==> job 104 <==
// fp_adder_top
module fp_adder_top (
    input  logic        clk,
    input  logic        rst,
    input  logic        start,
    input  logic [31:0] operand_normalized_ieee_a,
    input  logic [31:0] operand_normalized_ieee_b,
    input  logic        op,
    output logic [31:0] final_sum,
    output logic        finish,
    output logic        zero,
    output logic        overflow,
    output logic        underflow
);
export LEC_CHECK = 0
export CAP_MARGIN = 20
export CORE_MARGIN = 2
export CORE_UTILIZATION = 72
export CTS_CLUSTER_DIAMETER = 358
export CTS_CLUSTER_SIZE = 14
export HOLD_SLACK_MARGIN = -0.08
export PLACE_DENSITY_LB_ADDON = 0.29
export SETUP_SLACK_MARGIN = -1.6
export SLEW_MARGIN = 20
export TNS_END_PERCENT = 30
create_clock -name core_clock -period 21.4 [get_ports {clk}]
run.sh (not shown) runs the stock make flow with config.mk's settings and CLKGATE_MAP_FILE=.
==> job 6595: changes against job 104 <==
- CORE_UTILIZATION: 72 -> 58
- CTS_CLUSTER_DIAMETER: 358 -> default
- CTS_CLUSTER_SIZE: 14 -> default
- HOLD_SLACK_MARGIN: -0.08 -> default
- PLACE_DENSITY_LB_ADDON: 0.29 -> default
- SETUP_SLACK_MARGIN: -1.6 -> default
- TNS_END_PERCENT: 30 -> default
==> flow/constraint.sdc (replaced) <==
create_clock -name core_clock -period 21.6 [get_ports {clk}]
set_input_delay 4.3200 -clock core_clock [delete_from_list [all_inputs] [get_ports {clk}]]
set_output_delay 4.3200 -clock core_clock [all_outputs]
set_load 0.01 [all_outputs]
==> job 9251: changes against job 104 <==
- ABC_AREA: default -> 1
- CORE_ASPECT_RATIO: default -> 0.5
- CTS_CLUSTER_DIAMETER: 358 -> 298
- CTS_CLUSTER_SIZE: 14 -> 15
- HOLD_SLACK_MARGIN: -0.08 -> default
- PLACE_DENSITY_LB_ADDON: 0.29 -> 0.21
- SETUP_SLACK_MARGIN: -1.6 -> 4.78
- TNS_END_PERCENT: 30 -> default
==> flow/constraint.sdc (replaced) <==
create_clock -name core_clock -period 15.9 [get_ports {clk}]
set_input_delay 3.1800 -clock core_clock [delete_from_list [all_inputs] [get_ports {clk}]]
set_output_delay 3.1800 -clock core_clock [all_outputs]
set_load 0.01 [all_outputs]
==> job 9036: changes against job 104 <==
- ABC_AREA: default -> 0
- CELL_PAD_IN_SITES_GLOBAL_PLACEMENT: default -> 1
- CORE_UTILIZATION: 72 -> 40
- CTS_CLUSTER_DIAMETER: 358 -> 268
- CTS_CLUSTER_SIZE: 14 -> 99
- HOLD_SLACK_MARGIN: -0.08 -> default
- PLACE_DENSITY: default -> 0.41
- PLACE_DENSITY_LB_ADDON: 0.29 -> default
- SETUP_SLACK_MARGIN: -1.6 -> default
- SLEW_MARGIN: 20 -> 0
- TNS_END_PERCENT: 30 -> 5
==> flow/constraint.sdc (replaced) <==
create_clock -name core_clock -period 40.0 [get_ports {clk}]
set_input_delay 8.0000 -clock core_clock [delete_from_list [all_inputs] [get_ports {clk}]]
set_output_delay 8.0000 -clock core_clock [all_outputs]
set_load 0.01 [all_outputs]
==> tab_implementation.tex <==
% Auto-generated results table
\begin{tabular}{lr}
\hline
Metric & Value \\
\hline
\multicolumn{2}{l}{\textbf{Outcome}} \\
\quad Stage reached & detailed placement \\
\quad First error message & [ERROR DPL-0038] Utilization greater than 100\%, impossible to legalize \\
\quad Status & aborted with a tool error \\
\multicolumn{2}{l}{\textbf{Synth}} \\
\quad Largest cells by area after synthesis & sky130\_fd\_sc\_hd\_\_mux2i\_1 9.6\%, sky130\_fd\_sc\_hd\_\_dfxtp\_1 6.6\%, sky130\_fd\_sc\_hd\_\_a21oi\_1 6.3\% \\
\quad Post-synth area from yosys stat & 30,800 um\^{}2 \\
\quad Fraction of the yosys area taken by sequential cells & 6.64\% \\
\multicolumn{2}{l}{\textbf{Floorplan}} \\
\quad Die outline area & between 40,000 and 50,000 um\^{}2 \\
\hline
\end{tabular}
Source of the figures above: job 104

==> tab_implementation.tex <==
% Auto-generated results table
\begin{tabular}{lr}
\hline
Metric & Value \\
\hline
\multicolumn{2}{l}{\textbf{Synth}} \\
\quad Post-synth area from yosys stat & between 30,000 and 40,000 um\^{}2 \\
\quad Largest cells by area after synthesis & sky130\_fd\_sc\_hd\_\_mux2i\_1 9.6\%, sky130\_fd\_sc\_hd\_\_dfxtp\_1 6.6\%, sky130\_fd\_sc\_hd\_\_a21oi\_1 6.3\% \\
\multicolumn{2}{l}{\textbf{Outcome}} \\
\quad First error message & [ERROR GRT-0232] Routing congestion too high. Check the congestion heatmap in the GUI. \\
\quad Status & aborted with a tool error \\
\quad Stage reached & global routing \\
\hline
\end{tabular}
Source of the figures above: job 6595

==> tab_implementation.tex <==
% Auto-generated results table
\begin{tabular}{lr}
\hline
Metric & Value \\
\hline
\multicolumn{2}{l}{\textbf{Synth}} \\
\quad Largest cells by area after synthesis & sky130\_fd\_sc\_hd\_\_nand2\_1 24\%, sky130\_fd\_sc\_hd\_\_o21ai\_0 11\%, sky130\_fd\_sc\_hd\_\_inv\_1 11\% \\
\quad Post-synth area from yosys stat & $\sim$27,000 um\^{}2 \\
\multicolumn{2}{l}{\textbf{Outcome}} \\
\quad Status & aborted with a tool error \\
\quad Stage reached & detailed placement \\
\quad First error message & [ERROR DPL-0038] Utilization greater than 100\%, impossible to legalize \\
\hline
\end{tabular}
Source of the figures above: job 9251

==> tab_implementation.tex <==
% Generated from flow reports
\begin{tabular}{lr}
\hline
Metric & Value \\
\hline
\multicolumn{2}{l}{\textbf{Global routing}} \\
\quad GR Util met3 & 3.68\% \\
\multicolumn{2}{l}{\textbf{Synth}} \\
\quad Fraction of the yosys area taken by sequential cells & 6.64\% \\
\quad Post-synth area from yosys stat & approximately 31,000 um\^{}2 \\
\multicolumn{2}{l}{\textbf{Layout}} \\
\quad Fraction of area in clock buffers and inverters & 0.806\% \\
\multicolumn{2}{l}{\textbf{Outcome}} \\
\quad Status & timing/DRC/antenna clean \\
\multicolumn{2}{l}{\textbf{Floorplan}} \\
\quad Die outline area & 79,100 um\^{}2 \\
\hline
\end{tabular}
Source of the figures above: job 9036


---

==> wip/raven: inputs <==
==> flow/design.v <==
module adder_floating_point(
							input logic signed [31:0]  operand_normalized_ieee_a , operand_normalized_ieee_b , 
							output logic signed [31:0]  final_sum , 
							output logic zero ,
							output logic overflow ,
							output logic underflow ,
							input logic op 
							);
logic carrynan;
logic signed [24:0]  fraction_a , fraction_b ; 
logic signed [24:0] sum ; 
logic [7:0] exponent_a , exponent_b , positive_difference , biggest_exponent;
logic signB;
always_comb
	begin
	sum = 0;
	carrynan = 0;
	overflow = 0;
	underflow = 0;
	signB=op^operand_normalized_ieee_b[31];
		fraction_a [22:0] = operand_normalized_ieee_a [22:0] ;
		fraction_a[23] = 1 ;
		fraction_a[24] = 0 ;
		exponent_a = operand_normalized_ieee_a [30:23] ;
		fraction_b [22:0] = operand_normalized_ieee_b [22:0] ;
		fraction_b[23] = 1 ;
		fraction_b[24] = 0 ;
		exponent_b = operand_normalized_ieee_b [30:23] ;
	if(exponent_a >= exponent_b)
		begin	
			positive_difference = exponent_a - exponent_b;
			fraction_b >>>= positive_difference ;
			biggest_exponent = exponent_a ; 
		end
	else 
		begin
			positive_difference = exponent_b - exponent_a;
			fraction_a>>>= positive_difference ;
			biggest_exponent = exponent_b;
		end
		if (&exponent_a & ~&exponent_b)
			final_sum = operand_normalized_ieee_a ;
		else if (&exponent_b & ~&exponent_a)
			begin	
			final_sum[30:0] = operand_normalized_ieee_b[30:0] ;
			final_sum[31] = signB ;
			end
		else if (&exponent_a & &exponent_b )
			begin
					if (operand_normalized_ieee_a[31] != signB)
							final_sum = 32'b01111111100000000000000000000001 ;
						else 
							begin
								{carrynan,final_sum[22:0]} = fraction_a + fraction_b ;
								final_sum[31] = operand_normalized_ieee_a[31];
								final_sum [30:23] = biggest_exponent ;
								if(carrynan)
									final_sum = 32'b01111111100000000000000000000001 ;
							end
			end
		else if ((operand_normalized_ieee_a==0)&(operand_normalized_ieee_b==0))
						final_sum = 32'b0;
		else if ((~&exponent_a & ~&exponent_b) & (operand_normalized_ieee_a[22:0] == operand_normalized_ieee_b[22:0]) & (operand_normalized_ieee_a[31] != signB) & (exponent_a == exponent_b) )
						final_sum = 32'b0;
			else
				begin
if(operand_normalized_ieee_a[31]==signB)
begin
		sum = fraction_a + fraction_b;	
		final_sum[31]=operand_normalized_ieee_a[31];
		if (sum[24] == 1 )
		begin
			biggest_exponent= biggest_exponent + 1 ;
			sum=sum>>1;
end					
end
else
if (exponent_a > exponent_b)
begin
			sum = fraction_a - fraction_b;	
      final_sum[31]=operand_normalized_ieee_a[31];
end
else if (exponent_a < exponent_b)
  begin
		sum = fraction_b - fraction_a;	
final_sum[31]=signB;
end
else if (fraction_a>=fraction_b)
  begin
		sum=fraction_a - fraction_b;
    final_sum[31]=operand_normalized_ieee_a[31];
end
else
  begin
		sum=fraction_b - fraction_a;
	final_sum[31]=signB;
	end
        if (sum[23]==0)
        for(int i =0 ; i<=23;i=i+1)	
        begin
          if(sum[23]==0)
          begin
            if (biggest_exponent>=1) 
            begin	
            biggest_exponent=biggest_exponent-1;
            sum=sum<<1;
            end
          end
        end
 if (sum[24] == 1 )
		begin
			biggest_exponent= biggest_exponent + 1 ;
			sum=sum>>1;
			end     
final_sum[30:23]=biggest_exponent;
final_sum[22:0]=sum[22:0];
		end
if (biggest_exponent == 0)
			begin
			underflow = 1 ; 
			end
else if (biggest_exponent > 8'd254)
			begin
			overflow = 1 ;
			end
zero = (~|final_sum);
end
endmodule
module fp_adder_top (
    input  logic        clk,
    input  logic        rst,
    input  logic        start,
    input  logic [31:0] operand_normalized_ieee_a,
    input  logic [31:0] operand_normalized_ieee_b,
    input  logic        op,
    output logic [31:0] final_sum,
    output logic        finish,
    output logic        zero,
    output logic        overflow,
    output logic        underflow
);
  logic [31:0] a_q, b_q;
  logic        op_q, valid_q;
  logic [31:0] sum_d;
  logic        zero_d, overflow_d, underflow_d;
  always_ff @(posedge clk) begin
    a_q  <= operand_normalized_ieee_a;
    b_q  <= operand_normalized_ieee_b;
    op_q <= op;
    if (rst) valid_q <= 1'b0;
    else     valid_q <= start;
  end
  adder_floating_point u_add (
      .operand_normalized_ieee_a(a_q),
      .operand_normalized_ieee_b(b_q),
      .final_sum(sum_d),
      .zero(zero_d),
      .overflow(overflow_d),
      .underflow(underflow_d),
      .op(op_q)
  );
  always_ff @(posedge clk) begin
    final_sum <= sum_d;
    zero      <= zero_d;
    overflow  <= overflow_d;
    underflow <= underflow_d;
    if (rst) finish <= 1'b0;
    else     finish <= valid_q;
  end
endmodule
==> flow/run.sh <==
#!/bin/bash
# the make line also repeats each setting of config.mk as NAME=value (left out here)
make -C /OpenROAD-flow-scripts/flow DESIGN_CONFIG=/design/flow/config.mk WORK_HOME=/design/flow/orfs CLKGATE_MAP_FILE= finish
==> flow/config.mk <==
export PLATFORM = sky130hd
export DESIGN_NAME = fp_adder_top
export DESIGN_NICKNAME = fp_adder_top
export VERILOG_FILES = /design/flow/design.v
export SDC_FILE = /design/flow/constraint.sdc
export NUM_CORES = 4
export LEC_CHECK = 0
export ABC_AREA = 1
export CAP_MARGIN = 25
export CELL_PAD_IN_SITES_GLOBAL_PLACEMENT = 0
export CORE_MARGIN = 2
export CORE_UTILIZATION = 71
export CTS_CLUSTER_DIAMETER = 256
export CTS_CLUSTER_SIZE = 54
export MAX_ROUTING_LAYER = met4
export PLACE_DENSITY = 0.65
export SLEW_MARGIN = 20
==> flow/constraint.sdc <==
create_clock -name core_clock -period 31.2 [get_ports {clk}]
set_input_delay 6.2400 -clock core_clock [delete_from_list [all_inputs] [get_ports {clk}]]
set_output_delay 6.2400 -clock core_clock [all_outputs]
set_load 0.01 [all_outputs]
==> inputs of wip/onyx, as changes to wip/raven <==
Settings changed: CORE_UTILIZATION 71 to 32, CTS_CLUSTER_DIAMETER 256 to not set, CTS_CLUSTER_SIZE 54 to 12, MAX_ROUTING_LAYER met4 to not set, PLACE_DENSITY 0.65 to 0.42.
==> flow/constraint.sdc (replaced) <==
create_clock -name core_clock -period 60.9 [get_ports {clk}]
set_input_delay 12.1800 -clock core_clock [delete_from_list [all_inputs] [get_ports {clk}]]
set_output_delay 12.1800 -clock core_clock [all_outputs]
set_load 0.01 [all_outputs]
==> comparison table <==
quantity                                                                     wip/raven                 wip/onyx
Logic depth of the worst path, buffers included                                    244                      247
Crit Reg-Reg Startpoint                                                        a_q[27]                  a_q[26]
Post-Layout Inst Area                                                       30400 um^2               29100 um^2
Starting DRT DRC Count                                                            4985                     2337
Result of the run                                             timing/DRC/antenna clean  timing/DRC/antenna clean
Met1 Track Usage GR                                                              0.559                    0.338
Die boundary height                                                             199 um                   295 um
WP buf/inv                                                                          39                       37
Area of the core                                                            37700 um^2               83800 um^2
Count of plain and timing-repair buffers                                           286                      127
Worst Setup Slack, final                                                       1.23 ns                 17.59 ns
Multi-input combinational gate total                                              4121                     4115
Area overhead of the layout relative to synthesis                                12.2%                    7.31%
Via count of the first global-routing pass                                       29600                    29000
Number of detailed-routing iterations run before antenna repair                     14                        6
Global routing met3 resource utilization                                         0.115                   0.0194
Critical-path cell with the highest stage delay                  sky130_fd_sc_hd__ha_2  sky130_fd_sc_hd__nor2_1
Number of vias in the routed layout                                              35100                    31700
WP data required                                                              31.51 ns                 61.20 ns
Average wire per cell in the routed design                                     16.6 um                  17.2 um
Placed inst area                                                            28700 um^2               28700 um^2
Routability-driven placement congestion ratio                                     1.24                    0.982
Clock transition at the registers of the reported paths                        0.08 ns                  0.07 ns

---

==> build 56 <==
RTL: the design.v shown in full above, as it stands there.
Settings: LEC_CHECK=0, CAP_MARGIN=20, CORE_MARGIN=2, CORE_UTILIZATION=72, CTS_CLUSTER_DIAMETER=358, CTS_CLUSTER_SIZE=14, HOLD_SLACK_MARGIN=-0.08, PLACE_DENSITY_LB_ADDON=0.29, SETUP_SLACK_MARGIN=-2.0, SLEW_MARGIN=20, TNS_END_PERCENT=30; clock period 21.4 ns.
==> build 18 (differences from build 56) <==
Settings changed: CORE_UTILIZATION 72 to 40, CTS_CLUSTER_DIAMETER 358 to not set, CTS_CLUSTER_SIZE 14 to not set, HOLD_SLACK_MARGIN -0.08 to not set, PLACE_DENSITY_LB_ADDON 0.29 to not set, SETUP_SLACK_MARGIN -2.0 to not set, TNS_END_PERCENT 30 to not set.
==> flow/constraint.sdc (replaced) <==
create_clock -name core_clock -period 40.0 [get_ports {clk}]
set_input_delay 8.0000 -clock core_clock [delete_from_list [all_inputs] [get_ports {clk}]]
set_output_delay 8.0000 -clock core_clock [all_outputs]
set_load 0.01 [all_outputs]
==> build 41 (differences from build 56) <==
Settings changed: ABC_AREA set to 1, CAP_MARGIN 20 to 40, CELL_PAD_IN_SITES_GLOBAL_PLACEMENT set to 0, CTS_CLUSTER_DIAMETER 358 to 94, CTS_CLUSTER_SIZE 14 to 13, GPL_ROUTABILITY_DRIVEN set to 0, HOLD_SLACK_MARGIN -0.08 to not set, PLACE_DENSITY set to 0.4, PLACE_DENSITY_LB_ADDON 0.29 to not set, SETUP_SLACK_MARGIN -2.0 to 3.1, TNS_END_PERCENT 30 to not set.
==> flow/constraint.sdc (replaced) <==
create_clock -name core_clock -period 22.8 [get_ports {clk}]
set_input_delay 4.5600 -clock core_clock [delete_from_list [all_inputs] [get_ports {clk}]]
set_output_delay 4.5600 -clock core_clock [all_outputs]
set_load 0.01 [all_outputs]
==> Changelog: implementation <==
### Changed

- Status: aborted with a tool error
- Fail Step: 3_5_place_dp
- Err: [ERROR DPL-0038] Utilization greater than 100%, impossible to legalize
- Chip Area, Yosys: 27100 µm²
- Floorplan core density: 72.5%
- Row Count: 71
- Ao+oa area frac: between 10% and 20%
- Synthesized area per cell: 5.14 µm²
- Syn Inst Count: 5276
- Largest cells by area after synthesis: nand2_1 24%, o21ai_0 11%, inv_1 11%
- Syn Nets: between 5k and 6k
That was build 41.
==> Changelog: implementation <==
### Metrics

- Ao+oa area frac: between 30 and 40%
- Chip Area, Yosys: roughly 31000 µm²
- Floorplan core density: just over 40%
- Startpoint Class: flop
- Largest cells by area after synthesis: mux2i_1 9.6%, dfxtp_1 6.6%, a21oi_1 6.3%
- Synthesized area per cell: 6.92 µm²
- Status: complete, no violations
- Total Neg Setup Slack: 0 ns
- # Taps: 1030
- Syn Nets: 4654
- Hold Path Stages: 1
- Met1 wire length: ~54000 µm
- Row Count: 101
- Syn Inst Count: 4446
- MUX area fraction: roughly an eighth
- EDFF count, synth: 0
That was build 18.
==> Changelog: implementation <==
### Changed

- Status: aborted with a tool error
- Fail Step: 3_5_place_dp
- Err: [ERROR DPL-0038] Utilization greater than 100%, impossible to legalize
- Largest cells by area after synthesis: mux2i_1 9.6%, dfxtp_1 6.6%, a21oi_1 6.3%
- Row Count: 75
- Chip width: 211 µm
- Chip Area, Yosys: 30800 µm²
- Async SR Flop Fraction: 0%
- Ao+oa area frac: 35.5%
- Synthesized area per cell: 6.92 µm²
- Floorplan core density: between 70 and 80%
That was build 56.
